## design/flow/design.v

```verilog
`timescale 1ns / 1ps
module Module_of_number
#(   
    parameter W_IN = 26,
    parameter W_OUT = 27
) (
    input  wire [W_IN -1:0 ] Input_a,
    input  wire [W_IN -1:0 ] Input_b,
    output wire [W_OUT-1:0 ] Output
);
wire  sign_a ;
wire  sign_b ;    
reg   [W_IN-1:0] module_a; 
reg   [W_IN-1:0] module_b;
assign  sign_a = Input_a[W_IN-1];
assign  sign_b = Input_b[W_IN-1];
always @* begin : async_proc
    case (sign_a)
        1'b0 : module_a =  Input_a;
        1'b1 : module_a = -Input_a;
    endcase
    case (sign_b)
        1'b0 : module_b =  Input_b;
        1'b1 : module_b = -Input_b;
    endcase
end
assign Output  = module_a + module_b;
endmodule
`timescale 1ns / 1ps
module EMA_Module
#(   
    parameter BWIDTH = 13,
    parameter DWIDTH = 27,
    parameter OUTWIDTH = 48   
) (
    input  wire clk,
    input  wire rst,
    input  wire [BWIDTH-1:0     ] Filter_Coefficient,
    input  wire [DWIDTH-1:0     ] Port_Data,
    input  wire                   Valid,
    output wire                   Valid_out_ema,
    output wire [OUTWIDTH-1:0   ] Filter_Out
);
reg        [DWIDTH-1:0]   Data;
reg        [BWIDTH-1:0]   Coeff_2;
reg        [BWIDTH-1:0]   Coeff_1;
reg signed [DWIDTH-1:0]   Pread; 
reg signed [OUTWIDTH-1:0] accum;
reg signed [OUTWIDTH-1:0] c;
reg Valid_1,Valid_2,Valid_3;
wire signed [DWIDTH+6:0] accum_shift ;
wire signed [DWIDTH-1:0] accum_raunding ;
assign accum_shift    = accum[OUTWIDTH-1:14   ];  
assign accum_raunding = accum_shift[DWIDTH-1:0];  
always @(posedge clk) begin
  if (rst) begin
    Data    <= 0;
    Coeff_1 <= 0;
    Coeff_2 <= 0;
    Pread   <= 0;
    accum   <= 0;
    c       <= 0;
    Valid_1 <= 1'b0;
    Valid_2 <= 1'b0;
    Valid_3 <= 1'b0;
  end else begin
    Valid_1 <= Valid;
    if (Valid) begin
        Data    <= Port_Data;
    end
    Coeff_1 <= Filter_Coefficient;
    Valid_2 <= Valid_1;
    Pread   <= $signed({1'b0,Data})  - accum_raunding;  
    Coeff_2 <= Coeff_1;
    if (Valid_2) begin
        accum   <= $signed({{5{1'b0}},Coeff_2}) * Pread + c;
        Valid_3 <= Valid_2;
    end
    if (Valid_3) begin
        c     <= accum;
    end
  end
end
assign Filter_Out = accum;
assign Valid_out_ema  = Valid_2;
endmodule
`timescale 1ns / 1ps
module Error
#(   
    parameter BWIDTH = 13,
    parameter AWIDTH = 27,
    parameter DWIDTH = 8,
    parameter OUTWIDTH = 48   
) (
    input  wire clk,
    input  wire rst,
    input  wire [BWIDTH-1:0     ] Error_Coefficient,
    input  wire [AWIDTH-1:0     ] Port_Data_A,
    input  wire [DWIDTH-1:0     ] R_level,
    input  wire                   Valid,
    output wire                   Valid_out_error,
    output wire [OUTWIDTH-1:0   ] Error_Out
);
reg signed [AWIDTH-1:0]   Data;
reg        [BWIDTH-1:0]   Coeff_2;
reg        [BWIDTH-1:0]   Coeff_1;
reg signed [DWIDTH-1:0]   Pread;
reg        [DWIDTH-1:0]   R_trig; 
reg signed [OUTWIDTH-1:0] accum;
reg signed [OUTWIDTH-1:0] c;
reg Valid_1,Valid_2;
always @(posedge clk) begin
  if (rst) begin
	R_trig  <= 0;
	Valid_1 <= 1'b0;
	Coeff_1 <= 0;
	Data    <= 0;
	Pread   <= 0;
	Valid_2 <= 1'b0;
	Coeff_2 <= 0;
	accum   <= 0;
	c       <= 0;
  end else begin
	R_trig  <= R_level;
	Valid_1 <= Valid;
	Coeff_1 <= Error_Coefficient;
	Data    <= Port_Data_A;
    Pread   <= $signed({1'b0,R_trig})  - Data;
	Valid_2 <= Valid_1;
	Coeff_2 <= Coeff_1;
	if (Valid_2) begin
		accum <= $signed({{5{1'b0}},Coeff_2}) * Pread + c;
	end
	c <= accum;
  end
end
assign Valid_out_error = Valid_2;
assign Error_Out = accum;
endmodule
`timescale 1ns / 1ps
module Test1
    #(   
    parameter W_IN        = 16,
    parameter W_IN_MODULE = 26,
    parameter BWIDTH      = 18,
    parameter FILTERWIDTH = 13,
    parameter AWIDTH      = 30,
    parameter DWIDTH      = 27,
    parameter DFWIDTH     = 18,
    parameter RWIDTH      = 8,
    parameter RFWIDTH     = 6,
    parameter DSPWIDTH    = 48,
    parameter MULTWIDTH   = DWIDTH + W_IN ,
    parameter RZEROS      = DFWIDTH - RFWIDTH,
    parameter W_OUT       = 16
) (
    input  wire clk,
    input  wire rst,
    input  wire [W_IN -1:0  	] s_chans_dataI,
    input  wire [W_IN -1:0  	] s_chans_dataQ,
    input  wire              	  s_chans_valid,
    input  wire [FILTERWIDTH-1:0] Filter_Coefficient,
    input  wire [FILTERWIDTH-1:0] Error_Coefficient,
    input  wire [RWIDTH-1:0     ] R_level,
    output wire              	  Valid_Out,
    output wire [W_IN_MODULE-1:0] OutputI,
    output wire [W_IN_MODULE-1:0] OutputQ
);
wire        [W_IN_MODULE:0] Module_Out;  
wire signed [DSPWIDTH-1:0 ] EMA_Out ;    
wire signed [DWIDTH+6:0   ] EMA_Out_Shift;  
wire signed [DWIDTH-1:0   ] EMA_Out_Round;  
wire        [DWIDTH-1:0   ] R_with_zeros;
wire signed [DSPWIDTH-1:0 ] Error_Out ;
wire signed [DWIDTH+6:0   ] Error_Out_Shift;  
wire signed [DWIDTH-1:0   ] Error_Out_Round;  
wire valid_connection,valid_error,valid_out_error;
reg   [0:0]  Valid_1,Valid_2;
reg  signed [W_IN-1:0       ] received_Qsignal;
reg  signed [W_IN-1:0       ] received_Isignal;
reg  signed [MULTWIDTH-1:0  ] first_Qmult;
reg  signed [MULTWIDTH-1:0  ] first_Imult;
wire signed [W_IN_MODULE-1:0] first_Qmult_round ;
wire signed [W_IN_MODULE-1:0] first_Imult_round ;
wire signed [W_IN-1:0       ] Satureted_real;
wire signed [W_IN-1:0       ] Satureted_imag;
reg  signed [W_IN_MODULE-1:0] Q_out_reg;
reg  signed [W_IN_MODULE-1:0] I_out_reg;
    assign Valid_Out  = valid_out_error;
    assign OutputQ    = Q_out_reg;
    assign OutputI    = I_out_reg;
always @(posedge clk) begin
  if (rst) begin
    received_Isignal <= 0;
    received_Qsignal <= 0;
    first_Imult      <= 0;
    first_Qmult      <= 0;
    Valid_1          <= 1'b0;
    Valid_2          <= 1'b0;
    I_out_reg        <= 0;
    Q_out_reg        <= 0;
  end else begin
    if(s_chans_valid) begin
        received_Isignal <= s_chans_dataI;  
        received_Qsignal <= s_chans_dataQ;  
    end
    first_Imult <= received_Isignal * Error_Out_Round;  
    first_Qmult <= received_Qsignal * Error_Out_Round;  
    Valid_1     <= s_chans_valid;
    Valid_2     <= Valid_1;
    if (Valid_Out)begin
        I_out_reg     <= first_Imult_round;  
        Q_out_reg     <= first_Qmult_round;  
    end
  end
 end
assign EMA_Out_Shift = EMA_Out[DSPWIDTH-1:14];  
assign EMA_Out_Round = EMA_Out_Shift[DWIDTH-1:0];  
assign R_with_zeros = {R_level,{RZEROS{1'b0}}};
assign Error_Out_Shift = Error_Out[DSPWIDTH-1:10];  
assign Error_Out_Round = Error_Out_Shift[DWIDTH-1:0];  
assign first_Imult_round = first_Imult[MULTWIDTH-1:17];  
assign first_Qmult_round = first_Qmult[MULTWIDTH-1:17];  
    Module_of_number #(
        .W_IN(W_IN_MODULE),  
        .W_OUT(W_IN_MODULE+1)  
    ) inst_Module_of_number (
        .Input_a   (first_Imult_round),
        .Input_b   (first_Qmult_round),
        .Output    (Module_Out)
    );
    EMA_Module #(
        .BWIDTH(FILTERWIDTH),  
        .DWIDTH(DWIDTH),  
        .OUTWIDTH(DSPWIDTH) 
    ) inst_EMA_Module (
        .clk  (clk),
        .rst  (rst),
        .Filter_Coefficient (Filter_Coefficient),
        .Port_Data (Module_Out) ,
        .Valid (Valid_2),
        .Valid_out_ema (valid_error),
        .Filter_Out (EMA_Out)
    );
    Error #(
        .BWIDTH(FILTERWIDTH),
        .AWIDTH(DWIDTH),
        .DWIDTH(DWIDTH),
        .OUTWIDTH(DSPWIDTH)
    ) inst_Error (
        .clk               (clk),
        .rst               (rst),
        .Error_Coefficient (Error_Coefficient),
        .Port_Data_A       (EMA_Out_Round),
        .R_level           (R_with_zeros),
        .Valid             (valid_error),
        .Valid_out_error   (valid_out_error),
        .Error_Out         (Error_Out)
    );
endmodule
```

## design/flow/run.sh

```bash
#!/bin/bash
# the make line also repeats each setting of config.mk as NAME=value (left out here)
make -C /OpenROAD-flow-scripts/flow DESIGN_CONFIG=/design/flow/config.mk WORK_HOME=/design/flow/orfs CLKGATE_MAP_FILE= finish
```

## design/flow/config.mk

```make
export PLATFORM = sky130hd
export DESIGN_NAME = Test1
export DESIGN_NICKNAME = Test1
export VERILOG_FILES = /design/flow/design.v
export SDC_FILE = /design/flow/constraint.sdc
export NUM_CORES = 4
export LEC_CHECK = 0
export CAP_MARGIN = 0
export CORE_MARGIN = 2
export CORE_UTILIZATION = 72
export CTS_CLUSTER_DIAMETER = 360
export CTS_CLUSTER_SIZE = 22
export PLACE_DENSITY = 0.4
export SETUP_SLACK_MARGIN = 0.92
export SLEW_MARGIN = 20
```

## design/flow/constraint.sdc

```tcl
create_clock -name core_clock -period 7.57 [get_ports {clk}]
set_input_delay 1.5140 -clock core_clock [delete_from_list [all_inputs] [get_ports {clk}]]
set_output_delay 1.5140 -clock core_clock [all_outputs]
set_load 0.01 [all_outputs]
```

==> impl_metrics.json, run 1 <==
{
  "die_x_um": 325,
  "hold_violations": 0,
  "final.min_clock_period_ps": 8070,
  "warnings": 43,
  "rsz0062_at_grt": "true",
  "most_common_cell": "inv_1",
  "drc_errors": 0,
  "p_seq_share_pct": 29.8,
  "hold_buffers": 0,
  "critical-path-top-delay-family": "adder cells",
  "simple_gate_area_share_pct": 16.3,
  "grt_pass1_vias": 62491,
  "power_switching_share_pct": 41.9,
  "topCombFamilyByArea": "adder cells",
  "hold_class": "reg -> reg",
  "edf_count": 0,
  "cp_num_buf_inv": 6,
  "setup.worst_path.end_class": "flop",
  "grt_pass1_wl_um": 318000,
  "worstSetupPathType": "reg -> reg",
  "yosysUniqueCellTypes": 85,
  "dp.final_hpwl_um": 155000,
  "slew_violations": 0,
  "worst_pin_slew_ps": 1190,
  "antenna_found_initial": 14,
  "cpPeakStageDelay_ps": 540,
  "hold_depth": 1,
  "hp-start": "inst_EMA_Module.Coeff_1[8]",
  "worstPathMaxFanout": 3,
  "status": "failed layout checks",
  "drt-total-wl_um": 198000,
  "reg2reg_slack_ps": -500,
  "critical_path_cell_count": 37,
  "largestPowerGroup": "combinational logic",
  "maxCapViolCount": 0,
  "power_clock_mw": 1.54,
  "clockRootBuffer": "clkbuf_16",
  "p_comb_mw": 5.06,
  "synthCells": 8258,
  "max_freq_mhz": 124,
  "ys_ff": 467,
  "max-vdd-ir-drop_uv": 181,
  "async_flop_share_pct": 0,
  "instances_no_fill": 10114,
  "num_vias": 57857,
  "maxSlewHeadroom_pct": 20.5,
  "core_sq_um": 102000,
  "holdWs_ps": 418,
  "so_faults": "setup timing",
  "syn_area_sq_um": 74300,
  "setup_tns_ps": -5710,
  "timing.rr.start": "inst_Error.Coeff_2[2]",
  "endpoint": "inst_Error.accum[35]",
  "syn_to_final_growth_pct": 14.0,
  "setup_viol": 25,
  "drtAntennaViolNets": 0,
  "internal_power_mw": 5.46,
  "rows": 117,
  "crit_top_cell": "fa_1",
  "clockBufferDepth": 3,
  "vias_per_cell": 5.72,
  "dr.pass1.iters": 6,
  "chip_area_sq_um": 106000,
  "finClkSkew_ps": 37.0,
  "avgRoutedWirePerCell_um": 19.5,
  "cts_tree": "yes",
  "yosysTopAreaCellShare_pct": 39.2,
  "io_buffers": 121,
  "ys_area_sq_um": 74300,
  "top_area_cell": "fa_1",
  "drt_iter0_markers": 3961,
  "cts.htree.levels": 1,
  "gp_congestion": 0.955,
  "io_pins": 122,
  "reg2reg_to": "inst_Error.accum[35]",
  "synth.cellmix.compoundShare_pct": 6.24,
  "clk_pin_slew_ps": 110,
  "p_clk_share_pct": 16.4,
  "clock-sinks": 467,
  "fp-utilization_pct": 72.9,
  "ys_cells": 8258,
  "finalCritPeriodShare_pct": 107,
  "syn_avg_cell_area_sq_um": 9.00,
  "muxShareOfSynthArea_pct": 2.57,
  "powerSeq_mw": 2.81,
  "crit_start": "inst_Error.Coeff_2[2]",
  "worstRegToRegCells": 37,
  "placed_cells": 9953,
  "fa_ha_area_share_pct": 48.1,
  "overflow": 0,
  "cp.required_ps": 8110,
  "setup_ws_ps": -500,
  "p_leak_nw": 39.5,
  "comb_power_share_pct": 53.7,
  "fp_nets": 10312,
  "common_cells": "inv_1, fa_1, nand2_1",
  "cts_made_buffers": 25,
  "grt_max_degree": 247,
  "synth_seq_share_pct": 12.6,
  "synthTopCellsByArea": "fa_1, dfxtp_1, ha_1",
  "worst-endpoint-arrival_ps": 8610,
  "dpl_worst_slack_ps": -516,
  "final_nets": 10795,
  "p_sw_mw": 3.95,
  "yosys_warnings": 4,
  "synthXorXnorAreaFrac_pct": 3.92,
  "power_density_nw_per_um2": 111,
  "crit_slowest_cell": "fa_1",
  "clock_latency_ps": 650,
  "flop_cell": "dfxtp_1",
  "die_y_um": 325,
  "track_usage_pct": 37.8,
  "hold_end": "inst_EMA_Module.Coeff_2[8]",
  "cp-start-kind": "flop"
}
==> cell type report <==
cell class	instances	area, sq um
Fill cell	6434	17300
Timing Repair Buffer	837	7340
Antenna cell	4	10.0
Clock buffer	26	629
Inverter	1660	6230
Tap cell	1368	1710
Sequential cell	467	9510
Multi-Input combinational cell	5750	59300
Clock inverter	2	28.8
==> metal layers <==
metal / GRT usage (%) / routed length [um]
met5: 0 / 94
met4: 17.6 / 10900
met3: 6.42 / 15700
met2: 65.0 / 97500
met1: 46.6 / 73300
==> metrics by stage <==
step | utilization, % | total power, mW | cell area, sq um
after floorplan | - | 5.74 | 74800
after global placement | 79.3 | 7.33 | 80900
after detailed placement | 79.3 | 7.46 | 80900
after CTS | 81.8 | 9.17 | 83400
after global routing | 83.0 | 10.0 | 84700
final | 83.0 | 9.41 | 84700
==> what timing repair did <==
item                                    in CTS  in global routing
setup buffers                               86                 37
pin swaps                                  169                169
gates cloned                                 6                  0
gates resized                              276                217
endpoints found under the setup margin      97                 90
==> run 2: changes to the inputs <==
- CAP_MARGIN: 0 -> 20
- CELL_PAD_IN_SITES_DETAIL_PLACEMENT: default -> 0
- CORE_MARGIN: 2 -> 8
- CORE_UTILIZATION: 72 -> 36
- CTS_CLUSTER_DIAMETER: 360 -> default
- CTS_CLUSTER_SIZE: 22 -> 66
- GPL_ROUTABILITY_DRIVEN: default -> 1
- PLACE_DENSITY: 0.4 -> 0.69
- SETUP_SLACK_MARGIN: 0.92 -> -0.5
- clock period: 7.57 -> 5.72 ns (I/O delays scaled with it)
==> run 2 against run 1 <==
Effect of this change: the layout still fails its checks (setup timing); flip-flop count stayed put; core utilization is 38 points lower; non-clock buffer count is 448 higher; sequential power is 32% higher; critical path type unchanged; largest power group unchanged.
==> impl_metrics.json, run 2 <==
{
  "final.min_clock_period_ps": 8060,
  "syn_to_final_growth_pct": 23.7,
  "so_faults": "setup timing",
  "async_flop_share_pct": 0,
  "yosysTopAreaCellShare_pct": 39.2,
  "grt_pass1_vias": 63564,
  "max_freq_mhz": 124,
  "topCombFamilyByArea": "adder cells",
  "powerSeq_mw": 3.70,
  "slew_violations": 0,
  "placed_cells": 11768,
  "hold_class": "reg -> reg",
  "track_usage_pct": 18.5,
  "antenna_found_initial": 4,
  "maxSlewHeadroom_pct": 36.2,
  "ys_ff": 467,
  "fillers": 19084,
  "finalCritPeriodShare_pct": 141,
  "placed_area_sq_um": 86800,
  "p_comb_mw": 7.17,
  "fp_nets": 10312,
  "io_buffers": 121,
  "cp-start-kind": "flop",
  "comb_power_share_pct": 48.5,
  "clockRootBuffer": "clkbuf_16",
  "finClkSkew_ps": 44.6,
  "clk_pin_slew_ps": 60,
  "cts_made_buffers": 59,
  "instances_no_fill": 11979,
  "max-vdd-ir-drop_uv": 254,
  "hold_violations": 0,
  "ys_cells": 8258,
  "fp-utilization_pct": 36.0,
  "final_nets": 11277,
  "flop_cell": "dfxtp_1",
  "dr.pass1.iters": 6,
  "p_seq_share_pct": 25.0,
  "synth_seq_share_pct": 12.6,
  "ys_area_sq_um": 74300,
  "die_y_um": 470,
  "drtAntennaViolNets": 0,
  "num_vias": 57804,
  "simple_gate_area_share_pct": 16.3,
  "clock-sinks": 467,
  "largestPowerGroup": "combinational logic",
  "worst-endpoint-arrival_ps": 8630,
  "cts_tree": "yes",
  "hold_buffers": 0,
  "overflow": 0,
  "syn_area_sq_um": 74300,
  "syn_avg_cell_area_sq_um": 9.00,
  "muxShareOfSynthArea_pct": 2.57,
  "worst_pin_slew_ps": 957,
  "warnings": 36,
  "rsz0062_at_grt": "true",
  "dp.final_hpwl_um": 172000,
  "clock_latency_ps": 710,
  "io_pins": 122,
  "setup_ws_ps": -2340,
  "reg2reg_to": "inst_Error.accum[35]",
  "worstSetupPathType": "reg -> reg",
  "edf_count": 0,
  "hold_depth": 1,
  "p_leak_nw": 42.5,
  "final_core_util_pct": 44.6,
  "timing.rr.start": "inst_Error.Pread[6]",
  "common_cells": "inv_1, fa_1, nand2_1",
  "p_clk_share_pct": 26.5,
  "setup.worst_path.end_class": "flop",
  "worstRegToRegCells": 36,
  "power_density_nw_per_um2": 161,
  "p_sw_mw": 5.73,
  "worstPathMaxFanout": 12,
  "top_area_cell": "fa_1",
  "hp-start": "Valid_1",
  "core_sq_um": 206000,
  "status": "failed layout checks",
  "vias_per_cell": 4.83,
  "cts.htree.levels": 2,
  "synthCells": 8258,
  "reg2reg_slack_ps": -2340,
  "yosysUniqueCellTypes": 85,
  "setup_viol": 113,
  "grt_pass1_wl_um": 335000,
  "maxCapViolCount": 0,
  "total_power_mw": 14.8,
  "holdWs_ps": 435,
  "design_area_sq_um": 92000,
  "synth.cellmix.compoundShare_pct": 6.24,
  "synthXorXnorAreaFrac_pct": 3.92,
  "internal_power_mw": 9.05,
  "power_switching_share_pct": 38.8,
  "cpPeakStageDelay_ps": 540,
  "gp_congestion": 0.925,
  "clockBufferDepth": 3,
  "critical-path-top-delay-family": "adder cells",
  "die_x_um": 470,
  "grt_max_degree": 93,
  "most_common_cell": "inv_1",
  "crit_start": "inst_Error.Pread[6]",
  "fa_ha_area_share_pct": 48.1,
  "hold_end": "Valid_2",
  "endpoint": "inst_Error.accum[35]",
  "critical_path_cell_count": 36,
  "crit_slowest_cell": "fa_1",
  "drc_errors": 0,
  "synthTopCellsByArea": "fa_1, dfxtp_1, ha_1",
  "cp_num_buf_inv": 5,
  "drt-total-wl_um": 206000,
  "power_clock_mw": 3.92,
  "chip_area_sq_um": 221000,
  "avgRoutedWirePerCell_um": 17.2,
  "rows": 167,
  "drt_iter0_markers": 3021,
  "yosys_warnings": 4,
  "cp.required_ps": 6290
}
-- run 2: repair_timing --
item / 4_1_cts / 5_1_grt
gates resized: 421 / 148
buffers inserted: 114 / 43
cloned: 3 / 0
endpoints found under the setup margin: 108 / 105
pin swaps: 315 / 241
-- run 2: metrics by stage --
stage | TNS, ps | worst slack [ps]
finish | -123870 | -2340
global route | -153090 | -2710
CTS | -122680 | -2360
detailed placement | -149460 | -2460
global placement | -144840 | -2400
floorplan | -67870 | -1950
-- run 2: layer usage --
metal  global-route usage (%)  up-vias  wire, um
met1                     22.6    29050     83000
met4                     7.34        0      9200
met5                        0        -         0
met3                     2.26      453     11000
li1                         -    26726         -
met2                     33.1     1575    103000
-- run 2: cell type report --
| type | count | area [sq um] | area share, % |
|---|---|---|---|
| clock buffer | 75 | 1630 | 1.77 |
| tap | 2704 | 3380 | 3.68 |
| inverter | 1660 | 6230 | 6.78 |
| multi-input combinational | 5750 | 59600 | 64.8 |
| timing repair buffer | 1285 | 11200 | 12.2 |
| clock inverter | 34 | 403 | 0.438 |
| sequential | 467 | 9480 | 10.3 |
| antenna | 4 | 10.0 | 0.0109 |
==> run 3: changes to the inputs <==
- CAP_MARGIN: 20 -> 5
- CELL_PAD_IN_SITES_DETAIL_PLACEMENT: 0 -> 1
- CORE_MARGIN: 8 -> 2
- CORE_UTILIZATION: 36 -> 40
- CTS_CLUSTER_DIAMETER: default -> 42
- CTS_CLUSTER_SIZE: 66 -> 33
- GPL_ROUTABILITY_DRIVEN: 1 -> default
- GPL_TIMING_DRIVEN: default -> 0
- PLACE_DENSITY: 0.69 -> default
- PLACE_DENSITY_LB_ADDON: default -> 0.03
- SETUP_SLACK_MARGIN: -0.5 -> default
- TNS_END_PERCENT: default -> 65
- clock period: 5.72 -> 10.0 ns (I/O delays scaled with it)
==> run 3 against run 2 <==
Effect of this change: the run now finishes clean; synthesized cell count unchanged; die size fell by 14%; final cell count down 7.9%; sequential power down 43%; sequential share of layout area rose by 1.1 points; fmax fell by 15%; register-to-register slack better by 2900 ps.
==> impl_metrics.json, run 3 <==
{
  "track_usage_pct": 27.2,
  "cts_made_buffers": 92,
  "post_cts_buffers": 0,
  "grt_pass1_vias": 62952,
  "dr.pass1.iters": 8,
  "rows": 158,
  "critical_path_cell_count": 38,
  "p_leak_nw": 37.0,
  "cpPeakStageDelay_ps": 600,
  "final.min_clock_period_ps": 9480,
  "hp-start": "inst_Error.Coeff_1[9]",
  "crit_start": "inst_Error.Coeff_2[1]",
  "power_switching_share_pct": 39.8,
  "most_common_cell": "inv_1",
  "cp.required_ps": 10570,
  "power_density_nw_per_um2": 105,
  "overflow": 0,
  "holdWs_ps": 435,
  "worstPathMaxFanout": 10,
  "slew_violations": 0,
  "p_comb_mw": 3.25,
  "worstRegToRegCells": 38,
  "avgRoutedWirePerCell_um": 22.9,
  "hold_class": "reg -> reg",
  "p_sw_mw": 3.43,
  "yosys_warnings": 4,
  "vias_per_cell": 5.04,
  "critical-path-top-delay-family": "AND-OR/OR-AND gates",
  "powerSeq_mw": 2.10,
  "clock-sinks": 467,
  "drc_errors": 0,
  "cp_num_buf_inv": 7,
  "worst_pin_slew_ps": 1200,
  "io_buffers": 119,
  "fillers": 21636,
  "status": "no timing/DRC/antenna violations",
  "worstSetupPathType": "reg -> reg",
  "flop_cell": "dfxtp_1",
  "clockBufferDepth": 3,
  "ys_cells": 8258,
  "grt_max_degree": 15,
  "worst-endpoint-arrival_ps": 10040,
  "rsz0062_at_grt": "false",
  "synthXorXnorAreaFrac_pct": 3.92,
  "largestPowerGroup": "clock",
  "grt_use_met1_pct": 33.4,
  "comb_power_share_pct": 37.7,
  "synthCells": 8258,
  "fp-utilization_pct": 40.2,
  "num_vias": 55578,
  "reg2reg_to": "inst_Error.accum[35]",
  "setup_tns_ps": 0,
  "busiest_layer": "met2",
  "drtAntennaViolNets": 0,
  "yosysTopAreaCellShare_pct": 39.2,
  "chip_area_sq_um": 189000,
  "maxCapViolCount": 0,
  "clk_pin_slew_ps": 50,
  "hold_violations": 0,
  "grt_pass1_wl_um": 387000,
  "die_y_um": 435,
  "gp_congestion": 0.886,
  "fa_ha_area_share_pct": 48.1,
  "cp-start-kind": "flop",
  "async_flop_share_pct": 0,
  "top_area_cell": "fa_1",
  "io_pins": 122,
  "instances_no_fill": 11027,
  "reg2reg_slack_ps": 520,
  "syn_area_sq_um": 74300,
  "topCombFamilyByArea": "adder cells",
  "setup_viol": 0,
  "endpoint": "inst_Error.accum[35]",
  "p_seq_share_pct": 24.3,
  "maxSlewHeadroom_pct": 19.7,
  "fp_nets": 10312,
  "synth_seq_share_pct": 12.6,
  "max_freq_mhz": 106,
  "power_clock_mw": 3.27,
  "finClkSkew_ps": 39.6,
  "hold_depth": 1,
  "setup.worst_path.end_class": "flop",
  "crit_slowest_cell": "clkbuf_1",
  "internal_power_mw": 5.19,
  "timing.rr.start": "inst_Error.Coeff_2[1]",
  "gr-usage-met2_pct": 49.0,
  "muxShareOfSynthArea_pct": 2.57,
  "drt_iter0_markers": 2407,
  "warnings": 33,
  "common_cells": "inv_1, fa_1, nand2_1",
  "final_nets": 10515,
  "core_sq_um": 185000,
  "antenna_found_initial": 19,
  "yosysUniqueCellTypes": 85,
  "simple_gate_area_share_pct": 16.3,
  "seq_area_sq_um": 9360,
  "finalCritPeriodShare_pct": 94.8,
  "dp.final_hpwl_um": 216000,
  "ys_area_sq_um": 74300,
  "edf_count": 0,
  "drt-total-wl_um": 252000,
  "syn_avg_cell_area_sq_um": 9.00,
  "cts_tree": "yes",
  "placed_cells": 10858,
  "total_power_mw": 8.62,
  "logic_area_sq_um": 57300,
  "hold_end": "inst_Error.Coeff_2[9]",
  "syn_to_final_growth_pct": 10.3,
  "synthTopCellsByArea": "fa_1, dfxtp_1, ha_1",
  "max-vdd-ir-drop_uv": 179,
  "clock_latency_ps": 720,
  "cts.htree.levels": 3,
  "hold_buffers": 0,
  "die_x_um": 435,
  "p_clk_share_pct": 38.0,
  "grt_use_met3_pct": 2.50,
  "ys_ff": 467,
  "synth.cellmix.compoundShare_pct": 6.24,
  "clockRootBuffer": "clkbuf_16"
}
==> run 3: area by class of cell <==
class	count	share of cell area, %
multi-input combinational	5750	70.0
sequential	467	11.4
timing repair buffer	120	1.47
antenna	12	0.0366
clock buffer	103	2.95
inverter	1660	7.60
clock inverter	65	1.03
tap	2480	3.79
buffer	370	1.74
==> run 3: repair_timing <==
item	4_1_cts	5_1_grt
endpoints found under the setup margin	6	13
gates cloned	0	0
pin swaps	0	0
resized	5	47
==> run 3: stage by stage <==
stage          setup slack, ps  util (%)  area (sq um)
2_1_floorplan             2080         -         74300
3_3_place_gp              -412      42.5         78600
3_5_place_dp              -465      42.5         78700
4_1_cts                   61.9      44.3         81900
5_1_grt                   3.40      44.3         81900
6_report                   522      44.3         82000
==> run 3: routing by layer <==
layer,vias to the layer above,part of all wire [%]
li1,25274,-
met1,28966,42
met2,930,51
met3,408,3.0
met4,0,4.4
met5,-,0
==> run 4: changes to the inputs <==
- CAP_MARGIN: 5 -> 0
- CELL_PAD_IN_SITES_DETAIL_PLACEMENT: 1 -> default
- CORE_UTILIZATION: 40 -> 66
- CTS_CLUSTER_DIAMETER: 42 -> 34
- CTS_CLUSTER_SIZE: 33 -> 38
- GPL_TIMING_DRIVEN: 0 -> default
- HOLD_SLACK_MARGIN: default -> -0.09
- PLACE_DENSITY_LB_ADDON: 0.03 -> default
- SETUP_SLACK_MARGIN: default -> 2.3
- TNS_END_PERCENT: 65 -> default
- clock period: 10.0 -> 8.39 ns (I/O delays scaled with it)
==> run 4 against run 3 <==
Effect of this change: still clean on timing, DRC and antenna; combinational power rose by 28%; sequential share of layout area fell by 0.26 points; total power rose by 28%; worst hold slack got worse by 17 ps; clock skew barely moved; final area rose by 5.0%; non-clock buffer count rose by 43; final cell count fell by 8.4%; core utilization rose by 33 points; register-to-register slack got worse by 190 ps; critical endpoint unchanged; highest routed layer is now met5.
==> impl_metrics.json, run 4 <==
{
  "status": "no timing/DRC/antenna violations",
  "instances_no_fill": 10105,
  "common_cells": "inv_1, fa_1, nand2_1",
  "internal_power_mw": 6.77,
  "flop_cell": "dfxtp_1",
  "reg2reg_slack_ps": 340,
  "finClkSkew_ps": 39.2,
  "p_leak_nw": 39.3,
  "total_power_mw": 11.0,
  "worst_pin_slew_ps": 1110,
  "crit_start": "inst_Error.Coeff_2[2]",
  "p_comb_mw": 4.15,
  "comb_power_share_pct": 37.8,
  "rsz0062_at_grt": "true",
  "dp.final_hpwl_um": 154000,
  "synth_seq_share_pct": 12.6,
  "syn_to_final_growth_pct": 15.8,
  "ys_cells": 8258,
  "grt_pass1_vias": 61170,
  "hold_violations": 0,
  "track_usage_pct": 36.8,
  "setup.worst_path.end_class": "flop",
  "clock-sinks": 467,
  "num_vias": 56776,
  "power_density_nw_per_um2": 128,
  "drt-total-wl_um": 208000,
  "clockRootBuffer": "clkbuf_16",
  "worstSetupPathType": "reg -> reg",
  "warnings": 41,
  "crit_slowest_cell": "fa_1",
  "powerSeq_mw": 2.65,
  "design_area_sq_um": 86100,
  "cpPeakStageDelay_ps": 540,
  "grt_pass1_wl_um": 330000,
  "io_buffers": 121,
  "setup_viol": 0,
  "antenna_found_initial": 5,
  "maxCapViolCount": 0,
  "grt_max_degree": 131,
  "slew_violations": 0,
  "most_common_cell": "inv_1",
  "timing.rr.start": "inst_Error.Coeff_2[2]",
  "final_core_util_pct": 76.8,
  "max_freq_mhz": 124,
  "simple_gate_area_share_pct": 16.3,
  "clk_pin_slew_ps": 50,
  "overflow": 0,
  "worstRegToRegCells": 38,
  "drt_iter0_markers": 3729,
  "top_area_cell": "fa_1",
  "clockBufferDepth": 3,
  "ys_ff": 467,
  "p_sw_mw": 4.22,
  "syn_area_sq_um": 74300,
  "placed_area_sq_um": 78100,
  "fp_nets": 10312,
  "hold_depth": 1,
  "reg2reg_to": "inst_Error.accum[35]",
  "cp-start-kind": "flop",
  "dr.pass1.iters": 5,
  "worstPathMaxFanout": 3,
  "power_clock_mw": 4.19,
  "yosys_warnings": 4,
  "finalCritPeriodShare_pct": 96.0,
  "io_pins": 122,
  "placed_cells": 9691,
  "critical-path-top-delay-family": "adder cells",
  "yosysUniqueCellTypes": 85,
  "power_switching_share_pct": 38.4,
  "cts_tree": "yes",
  "cp.required_ps": 8960,
  "die_y_um": 340,
  "final.min_clock_period_ps": 8050,
  "clock_latency_ps": 720,
  "synthXorXnorAreaFrac_pct": 3.92,
  "fa_ha_area_share_pct": 48.1,
  "vias_per_cell": 5.62,
  "ys_area_sq_um": 74300,
  "cts_made_buffers": 103,
  "hp-start": "inst_Error.Coeff_1[1]",
  "hold_class": "reg -> reg",
  "fp-utilization_pct": 66.4,
  "edf_count": 0,
  "synth.cellmix.compoundShare_pct": 6.24,
  "gp_congestion": 0.917,
  "hold_end": "inst_Error.Coeff_2[1]",
  "crit_top_cell": "fa_1",
  "cp_num_buf_inv": 6,
  "largestPowerGroup": "clock",
  "critical_path_cell_count": 38,
  "drtAntennaViolNets": 0,
  "max-vdd-ir-drop_uv": 166,
  "muxShareOfSynthArea_pct": 2.57,
  "p_clk_share_pct": 38.1,
  "drc_errors": 0,
  "yosysTopAreaCellShare_pct": 39.2,
  "avgRoutedWirePerCell_um": 20.6,
  "rows": 123,
  "synthTopCellsByArea": "fa_1, dfxtp_1, ha_1",
  "final_nets": 10569,
  "chip_area_sq_um": 115000,
  "worst-endpoint-arrival_ps": 8630,
  "syn_avg_cell_area_sq_um": 9.00,
  "topCombFamilyByArea": "adder cells",
  "die_x_um": 340,
  "synthCells": 8258,
  "async_flop_share_pct": 0,
  "p_seq_share_pct": 24.1,
  "maxSlewHeadroom_pct": 26.3,
  "endpoint": "inst_Error.accum[35]",
  "cts.htree.levels": 3,
  "core_sq_um": 112000
}
run 4: area by class of cell:
cell class / instances / area (sq um)
clock buffer: 116 / 2710
fill: 8064 / 26000
multi-input combinational: 5750 / 59400
sequential: 467 / 9600
tap: 1500 / 1880
antenna: 3 / 7.51
clock inverter: 76 / 912
inverter: 1660 / 6230
timing repair buffer: 533 / 5360
run 4: layer usage:
layer	global-route usage [%]	vias up	part of all wire, %
li1	-	25408	-
met1	46.5	28677	39
met2	61.5	2077	48
met3	6.97	606	7.6
met4	17.2	8	5.6
met5	0	-	0.021
run 4: per-stage QoR:
step / hold WS (ps) / setup TNS [ps] / setup WS (ps)
2_1_floorplan: 414 / 0 / 719
3_3_place_gp: 416 / 0 / 385
3_5_place_dp: 427 / 0 / 205
4_1_cts: 418 / 0 / 490
5_1_grt: 437 / -130 / -75.7
6_report: 418 / 0 / 335
run 4: timing repair:
action,4_1_cts,5_1_grt
hold buffers,0,0
hold endpoints to repair,0,0
pin swaps,177,166
gates cloned,15,2
endpoints found under the setup margin,109,108
setup buffers,145,57
gates resized,400,180
==> run 5: changes to the inputs <==
- CAP_MARGIN: 0 -> 20
- CORE_UTILIZATION: 66 -> 57
- CTS_CLUSTER_DIAMETER: 34 -> default
- CTS_CLUSTER_SIZE: 38 -> default
- HOLD_SLACK_MARGIN: -0.09 -> default
- SETUP_SLACK_MARGIN: 2.3 -> default
- clock period: 8.39 -> 7.84 ns (I/O delays scaled with it)
==> run 5 against run 4 <==
Effect of this change: final cell count up 3.8%; via count down 2.4%; critical endpoint unchanged; clock skew up 22 ps; sequential share of layout area about the same; critical path type unchanged; fmax up 0.94%; highest routed layer unchanged; sequential power up 3%; first-iteration DRC count down 15%; flip-flop count unchanged; combinational power up 14%; wire length down 4.9%; synthesized area unchanged; now fails the layout checks on setup timing.
==> impl_metrics.json, run 5 <==
{
  "vias_per_cell": 5.28,
  "common_cells": "inv_1, fa_1, nand2_1",
  "logic_area_sq_um": 58300,
  "fillers": 11110,
  "worstRegToRegCells": 37,
  "avgRoutedWirePerCell_um": 18.9,
  "cpPeakStageDelay_ps": 530,
  "power_clock_mw": 2.80,
  "async_flop_share_pct": 0,
  "so_faults": "setup timing",
  "gp_congestion": 0.889,
  "max-vdd-ir-drop_uv": 202,
  "crit_top_cell": "fa_1",
  "dp.final_hpwl_um": 162000,
  "clockBufferDepth": 3,
  "grt_max_degree": 197,
  "flop_cell": "dfxtp_1",
  "p_leak_nw": 39.5,
  "critical_path_cell_count": 37,
  "topCombFamilyByArea": "adder cells",
  "yosys_warnings": 4,
  "chip_area_sq_um": 133000,
  "die_y_um": 365,
  "io_buffers": 121,
  "synthXorXnorAreaFrac_pct": 3.92,
  "grt_pass1_wl_um": 323000,
  "simple_gate_area_share_pct": 16.3,
  "endpoint": "inst_Error.accum[35]",
  "rsz0062_at_grt": "true",
  "ys_area_sq_um": 74300,
  "p_comb_mw": 4.75,
  "num_vias": 55402,
  "top_area_cell": "fa_1",
  "cp.required_ps": 8410,
  "final_core_util_pct": 65.4,
  "cts_tree": "yes",
  "power_density_nw_per_um2": 121,
  "ys_ff": 467,
  "reg2reg_to": "inst_Error.accum[35]",
  "maxCapViolCount": 0,
  "worstSetupPathType": "reg -> reg",
  "critical-path-top-delay-family": "adder cells",
  "dpl_worst_slack_ps": -409,
  "total_power_mw": 10.3,
  "track_usage_pct": 31.1,
  "hp-start": "inst_Error.Coeff_1[10]",
  "crit_start": "inst_Error.Coeff_2[2]",
  "setup_ws_ps": -139,
  "power_switching_share_pct": 39.9,
  "hold_depth": 1,
  "yosysUniqueCellTypes": 85,
  "warnings": 41,
  "crit_slowest_cell": "fa_1",
  "comb_power_share_pct": 46.3,
  "synth.cellmix.compoundShare_pct": 6.24,
  "max_freq_mhz": 125,
  "final.min_clock_period_ps": 7980,
  "hold_end": "inst_Error.Coeff_2[10]",
  "p_clk_share_pct": 27.2,
  "maxSlewHeadroom_pct": 34.6,
  "cts.htree.levels": 2,
  "most_common_cell": "inv_1",
  "reg2reg_slack_ps": -140,
  "drtAntennaViolNets": 0,
  "fa_ha_area_share_pct": 48.1,
  "worst_pin_slew_ps": 982,
  "p_seq_share_pct": 26.5,
  "grt_pass1_vias": 59173,
  "yosysTopAreaCellShare_pct": 39.2,
  "synthCells": 8258,
  "internal_power_mw": 6.16,
  "setup.worst_path.end_class": "flop",
  "dr.pass1.iters": 5,
  "die_x_um": 365,
  "cp-start-kind": "flop",
  "syn_to_final_growth_pct": 13.9,
  "slew_violations": 0,
  "timing.rr.start": "inst_Error.Coeff_2[2]",
  "rows": 132,
  "muxShareOfSynthArea_pct": 2.57,
  "syn_area_sq_um": 74300,
  "clk_pin_slew_ps": 80,
  "overflow": 0,
  "hold_buffers": 0,
  "ys_cells": 8258,
  "syn_avg_cell_area_sq_um": 9.00,
  "worst-endpoint-arrival_ps": 8550,
  "drt_iter0_markers": 3159,
  "setup_viol": 4,
  "drt-total-wl_um": 198000,
  "final_nets": 10754,
  "p_sw_mw": 4.10,
  "finClkSkew_ps": 60.9,
  "powerSeq_mw": 2.72,
  "largestPowerGroup": "combinational logic",
  "seq_area_sq_um": 9420,
  "fp_nets": 10312,
  "drc_errors": 0,
  "core_sq_um": 129000,
  "placed_area_sq_um": 81200,
  "edf_count": 0,
  "finalCritPeriodShare_pct": 102,
  "cp_num_buf_inv": 6,
  "clock_latency_ps": 700,
  "fp-utilization_pct": 57.4,
  "clock-sinks": 467,
  "hold_violations": 0,
  "worstPathMaxFanout": 4,
  "io_pins": 122,
  "cts_made_buffers": 59,
  "antenna_found_initial": 3,
  "hold_class": "reg -> reg",
  "clockRootBuffer": "clkbuf_16",
  "synth_seq_share_pct": 12.6,
  "synthTopCellsByArea": "fa_1, dfxtp_1, ha_1",
  "status": "failed layout checks",
  "design_area_sq_um": 84700
}
[run 5: through the flow]
step           hold slack [ps]  setup TNS [ps]  std cells
2_1_floorplan              414               0       8258
3_3_place_gp               417           -3980      10321
3_5_place_dp               423           -4640      10321
4_1_cts                    436            -292      10466
5_1_grt                    437           -5760      10493
6_report                   427            -396      10494
[run 5: layout make-up]
type | count | share of cell area, %
diodes | 1 | 0.00295
clock buffers | 72 | 1.87
clock inverters | 40 | 0.452
inverters | 1660 | 7.36
multi-input cells | 5750 | 68.8
flip-flops and latches | 467 | 11.1
well taps | 1742 | 2.57
repair buffers | 762 | 7.80
[run 5: layer usage]
layer | track usage (%) | routed length (um) | vias up
li1 | - | - | 25696
met1 | 41.8 | 86000 | 27991
met2 | 52.1 | 94700 | 1387
met3 | 4.43 | 10700 | 326
met4 | 9.41 | 6690 | 2
met5 | 0 | 19 | -
[run 5: repair_timing]
| action | in CTS | in global routing |
|---|---|---|
| pin swaps | 102 | 146 |
| setup endpoints to repair | 28 | 41 |
| resized | 124 | 181 |
| setup buffers | 34 | 34 |
| gates cloned | 0 | 0 |
==> run 6: changes to the inputs <==
- CAP_MARGIN: 20 -> 5
- CORE_UTILIZATION: 57 -> 72
- CTS_CLUSTER_DIAMETER: default -> 338
- CTS_CLUSTER_SIZE: default -> 24
- PLACE_DENSITY: default -> 0.65
- SETUP_SLACK_MARGIN: default -> -0.2
- clock period: 7.84 -> 7.07 ns (I/O delays scaled with it)
==> run 6 against run 5 <==
Effect of this change: flip-flop count did not move; synthesized area unchanged; clock-buffer cell count shrank 48; sequential share of layout area hardly changed; the layout still fails its checks (setup timing); register-to-register slack got worse by 960 ps.
==> impl_metrics.json, run 6 <==
{
  "status": "failed layout checks",
  "so_faults": "setup timing",
  "finClkSkew_ps": 37.4,
  "total_power_mw": 10.3,
  "setup_tns_ps": -26520,
  "placed_cells": 10097,
  "common_cells": "inv_1, fa_1, nand2_1",
  "hold_depth": 1,
  "wl_met1_um": 75700,
  "setup_viol": 43,
  "grt_pass1_wl_um": 321000,
  "avgRoutedWirePerCell_um": 19.4,
  "cts_tree": "yes",
  "simple_gate_area_share_pct": 16.3,
  "clock-sinks": 467,
  "worstRegToRegCells": 37,
  "yosysUniqueCellTypes": 85,
  "async_flop_share_pct": 0,
  "io_pins": 122,
  "p_leak_nw": 39.9,
  "hp-start": "inst_EMA_Module.Coeff_1[1]",
  "synthTopCellsByArea": "fa_1, dfxtp_1, ha_1",
  "max-vdd-ir-drop_uv": 226,
  "p_clk_share_pct": 15.4,
  "synth.cellmix.compoundShare_pct": 6.24,
  "maxSlewHeadroom_pct": 32.8,
  "timing.rr.start": "inst_Error.Coeff_2[3]",
  "cp.required_ps": 7610,
  "hold_class": "reg -> reg",
  "dpl_worst_slack_ps": -1110,
  "setup_ws_ps": -1100,
  "power_switching_share_pct": 41.7,
  "track_usage_pct": 38.2,
  "route.met3.wl_um": 16100,
  "top_area_cell": "fa_1",
  "fp_nets": 10312,
  "num_vias": 57764,
  "fa_ha_area_share_pct": 48.1,
  "ys_cells": 8258,
  "worstSetupPathType": "reg -> reg",
  "grt_max_degree": 144,
  "dp.final_hpwl_um": 162000,
  "p_comb_mw": 5.72,
  "cp_num_buf_inv": 6,
  "hold_violations": 0,
  "antenna_found_initial": 3,
  "clockBufferDepth": 3,
  "rows": 117,
  "critical_path_cell_count": 37,
  "yosysTopAreaCellShare_pct": 39.2,
  "drt-total-wl_um": 198000,
  "hold_end": "inst_EMA_Module.Coeff_2[1]",
  "top_layer_used": "met5",
  "final.min_clock_period_ps": 8170,
  "clk_pin_slew_ps": 120,
  "antenna_cells_inserted": 0,
  "worstPathMaxFanout": 3,
  "die_y_um": 325,
  "cts_made_buffers": 23,
  "die_x_um": 325,
  "flop_cell": "dfxtp_1",
  "synthCells": 8258,
  "crit_start": "inst_Error.Coeff_2[3]",
  "edf_count": 0,
  "drtAntennaViolNets": 0,
  "setup.worst_path.end_class": "flop",
  "topCombFamilyByArea": "adder cells",
  "powerSeq_mw": 2.99,
  "instances_no_fill": 10204,
  "largestPowerGroup": "combinational logic",
  "maxCapViolCount": 0,
  "p_seq_share_pct": 29.0,
  "gp_congestion": 0.950,
  "power_density_nw_per_um2": 121,
  "worst_pin_slew_ps": 1010,
  "clock_latency_ps": 660,
  "chip_area_sq_um": 106000,
  "power_clock_mw": 1.59,
  "route.met2.wl_um": 95600,
  "ys_ff": 467,
  "comb_power_share_pct": 55.5,
  "syn_avg_cell_area_sq_um": 9.00,
  "syn_area_sq_um": 74300,
  "clockRootBuffer": "clkbuf_16",
  "placed_area_sq_um": 82400,
  "critical-path-top-delay-family": "adder cells",
  "synthXorXnorAreaFrac_pct": 3.92,
  "internal_power_mw": 6.00,
  "rsz0062_at_grt": "true",
  "crit_slowest_cell": "fa_1",
  "ys_area_sq_um": 74300,
  "cts.htree.levels": 1,
  "cp-start-kind": "flop",
  "reg2reg_to": "inst_Error.accum[35]",
  "io_buffers": 121,
  "vias_per_cell": 5.66,
  "cpPeakStageDelay_ps": 530,
  "core_sq_um": 102000,
  "max_freq_mhz": 122,
  "synth_seq_share_pct": 12.6,
  "worst-endpoint-arrival_ps": 8720,
  "finalCritPeriodShare_pct": 116,
  "yosys_warnings": 4,
  "drc_errors": 0,
  "endpoint": "inst_Error.accum[35]",
  "syn_to_final_growth_pct": 14.4,
  "grt_pass1_vias": 62595,
  "overflow": 0,
  "crit_top_cell": "fa_1",
  "dr.pass1.iters": 6,
  "design_area_sq_um": 85000,
  "muxShareOfSynthArea_pct": 2.57,
  "p_sw_mw": 4.30,
  "warnings": 42,
  "final_nets": 10889,
  "most_common_cell": "inv_1",
  "reg2reg_slack_ps": -1100,
  "drt_iter0_markers": 3970,
  "slew_violations": 0,
  "fp-utilization_pct": 72.9
}
[run 6: per-layer routing]
layer,vias to the layer above,global-route usage [%]
met4,6,16.4
met2,2392,63.9
met5,-,0
li1,25903,-
met3,641,6.84
met1,28822,49.1
[run 6: layout make-up]
type / instances / area [sq um]
inverters: 1660 / 6230
fillers: 6345 / 17000
multi-input cells: 5750 / 58700
flip-flops and latches: 467 / 9420
clock buffers: 24 / 579
clock inverters: 2 / 36.3
well taps: 1368 / 1710
repair buffers: 933 / 8360
[run 6: stage by stage]
| stage | hold WS [ps] | utilization [%] |
|---|---|---|
| final | 443 | 83.3 |
| after global routing | 462 | 83.3 |
| after CTS | 448 | 82.3 |
| after detailed placement | 422 | 80.7 |
| after global placement | 415 | 80.7 |
| after floorplan | 414 | - |
[run 6: timing repair]
action / CTS / global route
setup endpoints to repair: 38 / 57
hold buffers: 0 / 0
setup buffers: 70 / 49
pin swaps: 113 / 176
resized: 145 / 207
cloned: 1 / 0
==> run 7: changes to the inputs <==
- ABC_AREA: default -> 1
- CAP_MARGIN: 5 -> 25
- CELL_PAD_IN_SITES_DETAIL_PLACEMENT: default -> 1
- CORE_UTILIZATION: 72 -> 69
- CTS_CLUSTER_DIAMETER: 338 -> default
- CTS_CLUSTER_SIZE: 24 -> default
- GPL_TIMING_DRIVEN: default -> 0
- MAX_ROUTING_LAYER: default -> met5
- PLACE_DENSITY: 0.65 -> default
- PLACE_DENSITY_LB_ADDON: default -> 0.23
- SETUP_SLACK_MARGIN: -0.2 -> 1.65
- TNS_END_PERCENT: default -> 90
- clock period: 7.07 -> 6.28 ns (I/O delays scaled with it)
==> run 7 against run 6 <==
Effect of this change: the flow now stops in detailed placement; die size rose by 14%; synthesized cell count rose by 33%; synthesized area rose by 9.3%.
==> impl_metrics.json, run 7 <==
{
  "status": "stopped before the end",
  "haltStage": "detailed placement",
  "error_message": "[ERROR DPL-0033] detailed placement checks failed during check placement.",
  "edf_count": 0,
  "fp_nets": 13059,
  "muxShareOfSynthArea_pct": 0,
  "yosys_warnings": 4,
  "synthCells": 11005,
  "fp-utilization_pct": 69.8,
  "syn_avg_cell_area_sq_um": 7.39,
  "synthXorXnorAreaFrac_pct": 2.00,
  "topCombFamilyByArea": "adder cells",
  "synth_seq_share_pct": 11.5,
  "core_sq_um": 117000,
  "synth.cellmix.compoundShare_pct": 8.41,
  "fa_ha_area_share_pct": 44.0,
  "io_buffers": 121,
  "flop_cell": "dfxtp_1",
  "rows": 125,
  "yosysTopAreaCellShare_pct": 35.8,
  "ys_area_sq_um": 81300,
  "die_x_um": 347,
  "ys_ff": 467,
  "syn_area_sq_um": 81300,
  "async_flop_share_pct": 0,
  "ys_cells": 11005,
  "most_common_cell": "inv_1",
  "chip_area_sq_um": 121000,
  "die_y_um": 347,
  "io_pins": 122,
  "simple_gate_area_share_pct": 18.5,
  "yosysUniqueCellTypes": 74,
  "top_area_cell": "fa_1",
  "common_cells": "inv_1, nand2_1, fa_1",
  "gp_congestion": 1.06,
  "synthTopCellsByArea": "fa_1, inv_1, nand2_1"
}
==> run 7: metrics by stage <==
step | cells | worst slack, ps
after global placement | 12650 | -1660
after floorplan | 11005 | -135
==> run 8: changes to the inputs <==
- ABC_AREA: 1 -> default
- CAP_MARGIN: 25 -> 20
- CELL_PAD_IN_SITES_DETAIL_PLACEMENT: 1 -> default
- CELL_PAD_IN_SITES_GLOBAL_PLACEMENT: default -> 1
- CORE_UTILIZATION: 69 -> 40
- GPL_ROUTABILITY_DRIVEN: default -> 0
- GPL_TIMING_DRIVEN: 0 -> default
- MAX_ROUTING_LAYER: met5 -> default
- PLACE_DENSITY_LB_ADDON: 0.23 -> default
- SETUP_SLACK_MARGIN: 1.65 -> default
- TNS_END_PERCENT: 90 -> default
- clock period: 6.28 -> 10.0 ns (I/O delays scaled with it)
==> run 8 against run 7 <==
Effect of this change: the run now finishes clean; synthesized cell count down 25%; synthesized area down 8.5%; die size grew 57%.
==> impl_metrics.json, run 8 <==
{
  "edf_count": 0,
  "drc_errors": 0,
  "ys_ff": 467,
  "p_leak_nw": 36.6,
  "avgRoutedWirePerCell_um": 19.2,
  "comb_power_share_pct": 37.7,
  "worstPathMaxFanout": 27,
  "power_clock_mw": 2.47,
  "overflow": 0,
  "yosysUniqueCellTypes": 85,
  "seq_area_sq_um": 9370,
  "async_flop_share_pct": 0,
  "finalCritPeriodShare_pct": 90.7,
  "most_common_cell": "inv_1",
  "rows": 158,
  "clockBufferDepth": 3,
  "hold_buffers": 0,
  "cp_num_buf_inv": 6,
  "final_nets": 10235,
  "crit_slowest_cell": "dfxtp_1",
  "status": "no timing/DRC/antenna violations",
  "cpPeakStageDelay_ps": 630,
  "maxCapViolCount": 0,
  "critical-path-top-delay-family": "adder cells",
  "fa_ha_area_share_pct": 48.1,
  "fillers": 18464,
  "cts_tree": "yes",
  "max_freq_mhz": 110,
  "fp-utilization_pct": 40.2,
  "worstSetupPathType": "reg -> reg",
  "synth_seq_share_pct": 12.6,
  "setup_tns_ps": 0,
  "hold_violations": 0,
  "logic_area_sq_um": 57300,
  "p_clk_share_pct": 32.4,
  "die_x_um": 435,
  "syn_avg_cell_area_sq_um": 9.00,
  "final_core_util_pct": 43.5,
  "yosysTopAreaCellShare_pct": 39.2,
  "cts.htree.levels": 3,
  "synthXorXnorAreaFrac_pct": 3.92,
  "dp.final_hpwl_um": 167000,
  "hold_end": "inst_Error.Coeff_2[8]",
  "hold_depth": 1,
  "post_cts_buffers": 0,
  "reg2reg_to": "inst_Error.accum[35]",
  "p_comb_mw": 2.88,
  "endpoint": "inst_Error.accum[35]",
  "slew_violations": 0,
  "hold_class": "reg -> reg",
  "clockRootBuffer": "clkbuf_16",
  "antenna_found_initial": 7,
  "p_sw_mw": 3.05,
  "grt_pass1_vias": 57265,
  "ys_cells": 8258,
  "drtAntennaViolNets": 0,
  "synthTopCellsByArea": "fa_1, dfxtp_1, ha_1",
  "cts_made_buffers": 66,
  "vias_per_cell": 4.87,
  "clock-sinks": 467,
  "die_y_um": 435,
  "max-vdd-ir-drop_uv": 107,
  "setup_viol": 0,
  "post_cts_resized": 0,
  "worstRegToRegCells": 34,
  "drt_iter0_markers": 2349,
  "setup.worst_path.end_class": "flop",
  "maxSlewHeadroom_pct": 23.7,
  "syn_to_final_growth_pct": 8.17,
  "top_area_cell": "fa_1",
  "synth.cellmix.compoundShare_pct": 6.24,
  "critical_path_cell_count": 34,
  "io_buffers": 121,
  "flop_cell": "dfxtp_1",
  "p_seq_share_pct": 29.9,
  "finClkSkew_ps": 39.0,
  "drt-total-wl_um": 206000,
  "num_vias": 52233,
  "topCombFamilyByArea": "adder cells",
  "hp-start": "inst_Error.Coeff_1[8]",
  "io_pins": 122,
  "reg2reg_slack_ps": 930,
  "worst_pin_slew_ps": 1150,
  "simple_gate_area_share_pct": 16.3,
  "grt_pass1_wl_um": 332000,
  "largestPowerGroup": "combinational logic",
  "clock_latency_ps": 680,
  "ys_area_sq_um": 74300,
  "power_switching_share_pct": 40.0,
  "power_density_nw_per_um2": 94.9,
  "syn_area_sq_um": 74300,
  "cp.required_ps": 10520,
  "yosys_warnings": 4,
  "timing.rr.start": "inst_Error.Coeff_2[4]",
  "worst-endpoint-arrival_ps": 9600,
  "track_usage_pct": 22.4,
  "internal_power_mw": 4.58,
  "final.min_clock_period_ps": 9070,
  "fp_nets": 10312,
  "clk_pin_slew_ps": 60,
  "muxShareOfSynthArea_pct": 2.57,
  "warnings": 39,
  "dr.pass1.iters": 5,
  "powerSeq_mw": 2.28,
  "chip_area_sq_um": 189000,
  "synthCells": 8258,
  "core_sq_um": 185000,
  "rsz0062_at_grt": "false",
  "cp-start-kind": "flop",
  "grt_max_degree": 156,
  "crit_start": "inst_Error.Coeff_2[4]",
  "common_cells": "inv_1, fa_1, nand2_1"
}
[run 8: stage by stage]
| step | power, mW | cell area [sq um] | hold WS, ps | setup WS [ps] | std cells |
|---|---|---|---|---|---|
| 3_5_place_dp | 5.23 | 78100 | 420 | 1030 | 10593 |
| 3_3_place_gp | 5.23 | 78100 | 420 | 1040 | 10593 |
| 4_1_cts | 7.79 | 80400 | 434 | 908 | 10714 |
| 2_1_floorplan | 4.29 | 74300 | 414 | 2080 | 8258 |
| 6_report | 7.63 | 80400 | 430 | 926 | 10717 |
| 5_1_grt | 8.21 | 80400 | 446 | 285 | 10714 |
[run 8: metal layers]
layer	up-vias	wire length [um]	GRT usage, %
li1	24683	-	-
met1	26515	93300	29.9
met2	829	100000	38.6
met3	206	7040	2.40
met4	0	5450	5.97
met5	-	0	0
[run 8: cell type report]
type                            instances  share of cell area (%)
Multi-Input combinational cell       5750                    71.3
Sequential cell                       467                    11.6
Inverter                             1660                    7.75
Tap cell                             2480                    3.86
Timing Repair Buffer                  236                    2.63
Clock buffer                           87                    2.38
Clock inverter                         34                   0.443
Antenna cell                            3                 0.00934
==> run 9: changes to the inputs <==
- ABC_AREA: default -> 1
- CAP_MARGIN: 20 -> 40
- CELL_PAD_IN_SITES_GLOBAL_PLACEMENT: 1 -> default
- CORE_UTILIZATION: 40 -> 72
- CTS_CLUSTER_DIAMETER: default -> 216
- CTS_CLUSTER_SIZE: default -> 80
- GPL_ROUTABILITY_DRIVEN: 0 -> 1
- HOLD_SLACK_MARGIN: default -> -0.08
- MAX_ROUTING_LAYER: default -> met5
- MIN_ROUTING_LAYER: default -> met1
- PLACE_DENSITY: default -> 0.39
- SETUP_SLACK_MARGIN: default -> 0.66
- SLEW_MARGIN: 20 -> 0
- TNS_END_PERCENT: default -> 100
- clock period: 10.0 -> 7.54 ns (I/O delays scaled with it)
==> run 9 against run 8 <==
Effect of this change: the run now fails in global routing; synthesized area grew 9.3%; synthesized cell count grew 33%; die size is 39% lower.
==> impl_metrics.json, run 9 <==
{
  "common_cells": "inv_1, nand2_1, fa_1",
  "yosysUniqueCellTypes": 74,
  "clockRootBuffer": "clkbuf_16",
  "synthCells": 11005,
  "status": "stopped before the end",
  "hold_buffers": 0,
  "error_message": "[ERROR GRT-0232] Routing congestion too high. Check the congestion heatmap in the GUI.",
  "topCombFamilyByArea": "adder cells",
  "core_sq_um": 112000,
  "async_flop_share_pct": 0,
  "io_buffers": 121,
  "synth_seq_share_pct": 11.5,
  "io_pins": 122,
  "syn_area_sq_um": 81300,
  "dp.final_hpwl_um": 217000,
  "haltStage": "global routing",
  "edf_count": 0,
  "fp-utilization_pct": 72.4,
  "placed_cells": 12479,
  "rows": 123,
  "syn_avg_cell_area_sq_um": 7.39,
  "synthXorXnorAreaFrac_pct": 2.00,
  "synthTopCellsByArea": "fa_1, inv_1, nand2_1",
  "fp_nets": 13059,
  "chip_area_sq_um": 116000,
  "top_area_cell": "fa_1",
  "synth.cellmix.compoundShare_pct": 8.41,
  "gp_congestion": 1.03,
  "most_common_cell": "inv_1",
  "flop_cell": "dfxtp_1",
  "ys_area_sq_um": 81300,
  "cts_made_buffers": 11,
  "ys_ff": 467,
  "yosys_warnings": 4,
  "die_y_um": 340,
  "yosysTopAreaCellShare_pct": 35.8,
  "simple_gate_area_share_pct": 18.5,
  "die_x_um": 340,
  "fa_ha_area_share_pct": 44.0,
  "clockBufferDepth": 3,
  "clock-sinks": 467,
  "ys_cells": 11005,
  "muxShareOfSynthArea_pct": 0,
  "cts.htree.levels": 1,
  "track_usage_pct": 68.3,
  "overflow": 109
}
[run 9: layer usage]
| metal | GRT usage (%) | overflow |
|---|---|---|
| met2 | 88.5 | 63 |
| met1 | 69.8 | 2 |
| met4 | 61.7 | 39 |
| met3 | 49.1 | 3 |
| met5 | 28.5 | 2 |
[run 9: stage by stage]
| step | setup slack [ps] | util (%) | instance area, sq um |
|---|---|---|---|
| 2_1_floorplan | 699 | - | 81300 |
| 3_3_place_gp | -24.0 | 75.7 | 85000 |
| 3_5_place_dp | -128 | 75.8 | 85100 |
| 4_1_cts | 541 | 79.1 | 88800 |
[run 9: repair_timing]
action,CTS
hold endpoints to repair,0
cloned,12
endpoints found under the setup margin,48
buffers inserted,103
gates resized,515
pin swaps,206
==> run 10: changes to the inputs <==
- ABC_AREA: 1 -> default
- CAP_MARGIN: 40 -> 20
- CORE_UTILIZATION: 72 -> 44
- CTS_CLUSTER_DIAMETER: 216 -> default
- CTS_CLUSTER_SIZE: 80 -> default
- GPL_ROUTABILITY_DRIVEN: 1 -> default
- HOLD_SLACK_MARGIN: -0.08 -> default
- MAX_ROUTING_LAYER: met5 -> default
- MIN_ROUTING_LAYER: met1 -> default
- PLACE_DENSITY: 0.39 -> default
- SETUP_SLACK_MARGIN: 0.66 -> default
- SLEW_MARGIN: 0 -> 20
- TNS_END_PERCENT: 100 -> default
- clock period: 7.54 -> 5.28 ns (I/O delays scaled with it)
==> run 10 against run 9 <==
Effect of this change: synthesized area down 8.5%; now fails the layout checks on setup timing; synthesized cell count down 25%; die size up 49%.
==> impl_metrics.json, run 10 <==
{
  "status": "failed layout checks",
  "so_faults": "setup timing",
  "timing.rr.start": "inst_Error.Coeff_2[3]",
  "power_clock_mw": 4.90,
  "crit_top_cell": "fa_1",
  "yosysTopAreaCellShare_pct": 39.2,
  "fp-utilization_pct": 44.4,
  "edf_count": 0,
  "final.min_clock_period_ps": 7970,
  "drc_errors": 0,
  "crit_start": "inst_Error.Coeff_2[3]",
  "setup.worst_path.end_class": "flop",
  "critical_path_cell_count": 33,
  "ys_area_sq_um": 74300,
  "cpPeakStageDelay_ps": 520,
  "final_nets": 11312,
  "gp_congestion": 0.900,
  "hold_depth": 1,
  "instances_no_fill": 11514,
  "reg2reg_to": "inst_Error.accum[32]",
  "placed_area_sq_um": 86600,
  "max-vdd-ir-drop_uv": 280,
  "p_seq_share_pct": 23.6,
  "rsz0062_at_grt": "true",
  "syn_area_sq_um": 74300,
  "reg2reg_slack_ps": -2690,
  "hp-start": "inst_Error.Coeff_1[9]",
  "clk_pin_slew_ps": 60,
  "simple_gate_area_share_pct": 16.3,
  "syn_to_final_growth_pct": 25.0,
  "comb_power_share_pct": 47.5,
  "holdWs_ps": 437,
  "chip_area_sq_um": 172000,
  "hold_violations": 0,
  "die_x_um": 415,
  "synthTopCellsByArea": "fa_1, dfxtp_1, ha_1",
  "worst_pin_slew_ps": 939,
  "dr.pass1.iters": 6,
  "die_y_um": 415,
  "hold_class": "reg -> reg",
  "common_cells": "inv_1, fa_1, nand2_1",
  "worst-endpoint-arrival_ps": 8530,
  "internal_power_mw": 10.5,
  "setup_viol": 115,
  "p_leak_nw": 43.3,
  "total_power_mw": 16.9,
  "synth.cellmix.compoundShare_pct": 6.24,
  "io_buffers": 121,
  "power_switching_share_pct": 37.8,
  "synth_seq_share_pct": 12.6,
  "grt_pass1_vias": 62393,
  "most_common_cell": "inv_1",
  "placed_cells": 11256,
  "ys_cells": 8258,
  "cts_made_buffers": 61,
  "num_vias": 57214,
  "clock-sinks": 467,
  "final_core_util_pct": 55.5,
  "async_flop_share_pct": 0,
  "synthCells": 8258,
  "clockBufferDepth": 3,
  "muxShareOfSynthArea_pct": 2.57,
  "yosys_warnings": 4,
  "cts_tree": "yes",
  "setup_ws_ps": -2690,
  "avgRoutedWirePerCell_um": 17.9,
  "p_clk_share_pct": 28.9,
  "p_sw_mw": 6.40,
  "antenna_cells_inserted": 0,
  "design_area_sq_um": 92900,
  "antenna_found_initial": 3,
  "flop_cell": "dfxtp_1",
  "fp_nets": 10312,
  "power_density_nw_per_um2": 182,
  "vias_per_cell": 4.97,
  "fa_ha_area_share_pct": 48.1,
  "maxSlewHeadroom_pct": 37.4,
  "hold_end": "inst_Error.Coeff_2[9]",
  "cts.htree.levels": 2,
  "grt_pass1_wl_um": 337000,
  "ys_ff": 467,
  "finClkSkew_ps": 62.3,
  "maxCapViolCount": 0,
  "powerSeq_mw": 3.99,
  "critical-path-top-delay-family": "adder cells",
  "max_freq_mhz": 125,
  "slew_violations": 0,
  "drt-total-wl_um": 206000,
  "top_area_cell": "fa_1",
  "worstRegToRegCells": 33,
  "io_pins": 122,
  "setup_tns_ps": -168370,
  "warnings": 38,
  "drt_iter0_markers": 2791,
  "crit_slowest_cell": "fa_1",
  "p_comb_mw": 8.03,
  "cp-start-kind": "flop",
  "cp_num_buf_inv": 11,
  "drtAntennaViolNets": 0,
  "yosysUniqueCellTypes": 85,
  "dpl_worst_slack_ps": -2930,
  "dp.final_hpwl_um": 171000,
  "syn_avg_cell_area_sq_um": 9.00,
  "clockRootBuffer": "clkbuf_16",
  "clock_latency_ps": 740,
  "core_sq_um": 167000,
  "cp.required_ps": 5840,
  "worstPathMaxFanout": 4,
  "largestPowerGroup": "combinational logic",
  "worstSetupPathType": "reg -> reg",
  "topCombFamilyByArea": "adder cells",
  "finalCritPeriodShare_pct": 151,
  "track_usage_pct": 24.4,
  "grt_max_degree": 107,
  "overflow": 0,
  "synthXorXnorAreaFrac_pct": 3.92,
  "endpoint": "inst_Error.accum[32]",
  "rows": 150
}
==> run 10: timing repair <==
item	CTS	global route
pin swaps	247	215
hold buffers	0	0
buffers inserted	100	59
gates cloned	6	0
endpoints found under the hold margin	0	0
setup endpoints to repair	116	118
gates resized	441	214
==> run 10: metal layers <==
| layer | vias to the layer above | GRT usage (%) | part of all wire [%] |
|---|---|---|---|
| met3 | 299 | 2.50 | 4.5 |
| met2 | 1202 | 42.7 | 50 |
| li1 | 26821 | - | - |
| met4 | 0 | 7.26 | 2.9 |
| met1 | 28892 | 31.8 | 43 |
| met5 | - | 0 | 0 |
==> run 10: cell type report <==
type	count	area, sq um
Fill cell	14820	74500
Multi-Input combinational cell	5750	60300
Timing Repair Buffer	1318	11700
Sequential cell	467	9520
Inverter	1660	6230
Tap cell	2204	2760
Clock buffer	79	1720
Clock inverter	36	643
Power is estimated from default activity; no workload was simulated.
